## axis_matmul2x2
module axis_matmul2x2(
    input                       clk             ,
    input                       rst             ,
    input                       s_axis_tvalid   ,
    input     [31 : 0]          s_axis_tdata    ,
    input                       s_axis_tlast    ,
    output                      s_axis_tready   ,
    output                      m_axis_tvalid   ,
    output    [31 : 0]          m_axis_tdata    ,
    output                      m_axis_tlast    ,
    input                       m_axis_tready   
);
    wire [3:0]  io_in_a_0;
    wire [3:0]  io_in_a_1;
    wire [3:0]  io_in_b_0;
    wire [3:0]  io_in_b_1;
    wire [15:0] io_out_c_0;
    wire [15:0] io_out_c_1;
    assign io_in_a_0 = s_axis_tdata[00+:4];
    assign io_in_a_1 = s_axis_tdata[08+:4];
    assign io_in_b_0 = s_axis_tdata[16+:4];
    assign io_in_b_1 = s_axis_tdata[24+:4];
    assign m_axis_tdata = {io_out_c_1,io_out_c_0};
    assign m_axis_tlast = m_axis_tvalid;
    top u_top(
        .clock        (clk              ),
        .reset        (rst              ),
        .io_in_valid  (s_axis_tvalid    ),
        .io_out_ready (s_axis_tready    ),
        .io_in_a_0    (io_in_a_0        ),
        .io_in_a_1    (io_in_a_1        ),
        .io_in_b_0    (io_in_b_0        ),
        .io_in_b_1    (io_in_b_1        ),
        .io_in_c_0    (16'b0            ),
        .io_in_c_1    (16'b0            ),
        .io_out_valid (m_axis_tvalid    ),
        .io_in_ready  (m_axis_tready    ),
        .io_out_c_0   (io_out_c_0       ),
        .io_out_c_1   (io_out_c_1       )
    );
endmodule
For scale: ~1600 cells after synthesis, roughly 290 flip-flops, roughly 72 I/O pins.
Settings: LEC_CHECK=0, ABC_AREA=1, CAP_MARGIN=20, CORE_MARGIN=2, CORE_UTILIZATION=72, CTS_CLUSTER_DIAMETER=99, PLACE_DENSITY=0.37, SETUP_SLACK_MARGIN=-0.34, SLEW_MARGIN=20; clock period 4.77 ns.
run.sh (not shown) runs the stock make flow with config.mk's settings and CLKGATE_MAP_FILE=.
The first run completed, yet does not pass: negative setup slack.
Change:
==> flow/config.mk (replaced) <==
export PLATFORM = sky130hd
export DESIGN_NAME = axis_matmul2x2
export DESIGN_NICKNAME = axis_matmul2x2
export VERILOG_FILES = /design/flow/design.v
export SDC_FILE = /design/flow/constraint.sdc
export NUM_CORES = 4
export LEC_CHECK = 0
export CAP_MARGIN = 20
export CORE_MARGIN = 2
export CORE_UTILIZATION = 10
export SLEW_MARGIN = 20
==> flow/constraint.sdc (replaced) <==
create_clock -name core_clock -period 9.59 [get_ports {clk}]
set_input_delay 1.9180 -clock core_clock [delete_from_list [all_inputs] [get_ports {clk}]]
set_output_delay 1.9180 -clock core_clock [all_outputs]
set_load 0.01 [all_outputs]
Effect: Now the flow completed with no timing, DRC or antenna violations. Die size increases to 7.1 times its value. Core utilization went down by 72 points. Clock-buffer cell count falls by 1. Clock power decreases by 43%. Cell count grows by 72%. Worst setup slack gains 4100 ps. Final area rose by 13%. Via count goes down by 12%. Register-to-register slack is better by 4100 ps.


run 1:
axis_matmul2x2 again, from the RTL that the note above started with.
export LEC_CHECK = 0
export ABC_AREA = 1
export CAP_MARGIN = 20
export CORE_ASPECT_RATIO = 1.34
export CORE_MARGIN = 2
export CORE_UTILIZATION = 72
export CTS_CLUSTER_DIAMETER = 133
export CTS_CLUSTER_SIZE = 10
export HOLD_SLACK_MARGIN = 0.29
export PLACE_DENSITY = 0.79
export SLEW_MARGIN = 20
export TNS_END_PERCENT = 5
create_clock -name core_clock -period 4.1 [get_ports {clk}]
| run 1 | all stages done | FAIL | negative setup slack |
Edits applied to the flow inputs when going from run 1 to run 2:
- CTS_CLUSTER_DIAMETER: 133 -> 209
- HOLD_SLACK_MARGIN: 0.29 -> unset
- CORE_ASPECT_RATIO: 1.34 -> unset
- PLACE_DENSITY: 0.79 -> unset
- CTS_CLUSTER_SIZE: 10 -> unset
- TNS_END_PERCENT: 5 -> unset
- the clock period (ns, I/O delays scaled along): 4.1 -> 5.55
==> comparison <==
- No crash in run 2: every stage finished, but the layout fails its final checks due to negative setup slack.
- Compared with run 1, run 2 shows initial antenna violation count lower by 1.
- Looking at power in the clock group across run 2 and run 1, the one that comes out lower is run 2.
- On run 2: first-pass GRT wire length is 1.5% higher than what run 1 gave.
What run 3 does differently from run 2 at the input level:
- CAP_MARGIN: 20 -> 0
- SETUP_SLACK_MARGIN: unset -> -0.44
- the clock period (ns, I/O delays scaled along): 5.55 -> 4.53
==> comparison <==
Time the final worst path needs with I/O delays and setup was lower in run 2 than in run 3.
Static leakage, run 3 and run 2, lower one = run 2.
What the final checks of run 3 revealed, after a flow that finished every stage, was a layout that fails on negative setup slack.
From run 2 to run 3 the numbers moved as follows: period utilization climbed 29 points, sequential power climbed about 23%, max-capacitance violation count barely changed.
Per the comparison of run 3 with run 2, total routed wire length on the met1 layer saw an increase, net count of the finished layout saw an increase, maximum fanout encountered on the critical timing path saw an increase.
diff inputs: run 3 => run 4
- SETUP_SLACK_MARGIN: -0.44 -> unset
- CTS_CLUSTER_DIAMETER: 209 -> unset
- CTS_CLUSTER_SIZE: unset -> 99
- CAP_MARGIN: 0 -> 20
- the clock period (ns, I/O delays scaled along): 4.53 -> 5.22
[summary]
Complete run, failing final checks: run 4, reason negative setup slack.
Run 3 had finished all stages when the layout checks came back failing, citing negative setup slack.
Summary of run 4 over run 3: depth of the worst register-to-register path has decreased; peak per-stage delay on the critical path has increased; fraction of met3 tracks used by global routing has decreased; sequential share of power has increased.
Cell with the biggest individual delay on the critical path = sky130_fd_sc_hd__fa_1: run 3; cell with the biggest individual delay on the critical path = sky130_fd_sc_hd__fa_2: run 4


Setup of sierra:
Starting RTL as in the previous note.
make LEC_CHECK=0 CAP_MARGIN=30 CELL_PAD_IN_SITES_GLOBAL_PLACEMENT=0 CORE_MARGIN=2 CORE_UTILIZATION=27 CTS_CLUSTER_DIAMETER=307 GPL_ROUTABILITY_DRIVEN=1 MAX_ROUTING_LAYER=met4 MIN_ROUTING_LAYER=met2 PLACE_DENSITY=0.64 SLEW_MARGIN=25 TNS_END_PERCENT=95 finish   # period 10.7 ns
Edits applied to the flow inputs when going from sierra to tundra:
- swapping 2 for 9 in CORE_MARGIN
- clearing PLACE_DENSITY, which used to be 0.64
- swapping 30 for 5 in CAP_MARGIN
- putting SETUP_SLACK_MARGIN at 1.18 where nothing was set
- swapping 25 for 0 in SLEW_MARGIN
- putting PLACE_DENSITY_LB_ADDON at 0.24 where nothing was set
- putting HOLD_SLACK_MARGIN at 0.25 where nothing was set
- swapping 0 for 1 in CELL_PAD_IN_SITES_GLOBAL_PLACEMENT
- putting CELL_PAD_IN_SITES_DETAIL_PLACEMENT at 0 where nothing was set
Findings:
tundra ended with every stage complete and zero timing, DRC or antenna violations.
Power per cell area: higher on tundra
Reported for tundra and sierra, number of flip-flops and latches turned out identical to the last digit.
tundra — combinational fraction of design power 0.5 points lower, sierra as reference
Net switching power figure: tundra vs sierra up about 2.3%
Clock power share delta for tundra relative to sierra: 1.2 points higher
Required time of the worst setup path (tundra over sierra): decrease, 30 ps
Relative to tundra, the following input files were edited for amber:
- MAX_ROUTING_LAYER: met4 -> unset
- SETUP_SLACK_MARGIN: 1.18 -> unset
- CAP_MARGIN: 5 -> 20
- CORE_MARGIN: 9 -> 2
- SLEW_MARGIN: 0 -> 20
- GPL_ROUTABILITY_DRIVEN: 1 -> unset
- CELL_PAD_IN_SITES_DETAIL_PLACEMENT: 0 -> unset
- CORE_UTILIZATION: 27 -> 40
- PLACE_DENSITY_LB_ADDON: 0.24 -> unset
- CELL_PAD_IN_SITES_GLOBAL_PLACEMENT: 1 -> unset
- MIN_ROUTING_LAYER: met2 -> unset
- HOLD_SLACK_MARGIN: 0.25 -> unset
- CTS_CLUSTER_DIAMETER: 307 -> unset
- TNS_END_PERCENT: 95 -> unset
- the clock period (ns, I/O delays scaled along): 10.7 -> 7.5
Findings:
First-pass GRT wire length (amber vs. tundra) decreases by a little under 10%
amber ends up with a utilization that is 14 points higher than in tundra.
Per the comparison of amber with tundra, relative contribution of combinational cells to total power stayed essentially flat, worst setup slack fell by 3150 ps.
### amber -> willow
- changing CORE_UTILIZATION from 40 to 64
- setting SETUP_SLACK_MARGIN to 1.48 for the first time
- changing the clock period (ns, I/O delays scaled along) from 7.5 to 5.51
[summary]
willow: flow complete, layout not clean; failing: setup timing. In willow the share of power burned in registers turned out 1.5 points higher than in amber. Delta (willow minus amber): depth of the worst register-to-register path shows a reduction of 1; total power shows an increase of about 33%.
#### Input delta (lagoon over willow)
- a change of CORE_UTILIZATION from 64 to 72
- an added PLACE_DENSITY of 0.73
- a change of SETUP_SLACK_MARGIN from 1.48 to -0.33
Results
lagoon finished all stages; layout check result: FAIL, due to setup timing.
Post-layout period usage of the worst path (lagoon over willow): increase, 4.0 points
Status: clock skew parity (lagoon, willow)
For total die size, dividing the value from lagoon by the value from willow gives 0.892.
Compared with willow, clock-buffer cell count in lagoon decreased by more than a quarter.
lagoon vs willow: setup slack down in lagoon
The met3 routing resource usage after global routing in lagoon sits 0.77 points above the value recorded for willow.
Compared with willow, lagoon shows a higher wire length.
Inputs modified between lagoon and cedar:
- clearing SETUP_SLACK_MARGIN, which used to be -0.33
- swapping 72 for 40 in CORE_UTILIZATION
- clearing PLACE_DENSITY, which used to be 0.73
- swapping 5.51 for 7.16 in the clock period (ns, I/O delays scaled along)
Notes after the runs:
- Of lagoon and cedar, only cedar finishes the flow clean.
- cedar reports a lower via total after detailed routing than lagoon does.
- lagoon tops out at a higher clock frequency than cedar.
- Summary: with lagoon as the reference, cell count in cedar moved up by more than 10%.
- Routed wire length went down by a little under 10% going from lagoon to cedar.
- Number of search-and-repair iterations in the first detailed-routing pass came out higher on cedar than on lagoon.
- Area added between synthesis and finish on cedar is down relative to lagoon.
- Compared with lagoon, cedar shows a critical path depth that is 5.0% higher.
- Xor and xnor area share after synthesis of lagoon is on par with cedar.
- Area share of buffers outside the clock network in cedar vs lagoon: down 0.24 points
- cedar ends up with a combinational fraction of design power that is 0.9 points lower than in lagoon.
- Compared cedar vs lagoon, and cell area is down in cedar.
Power figures rest on the tool's default switching activity, not on a simulated workload.
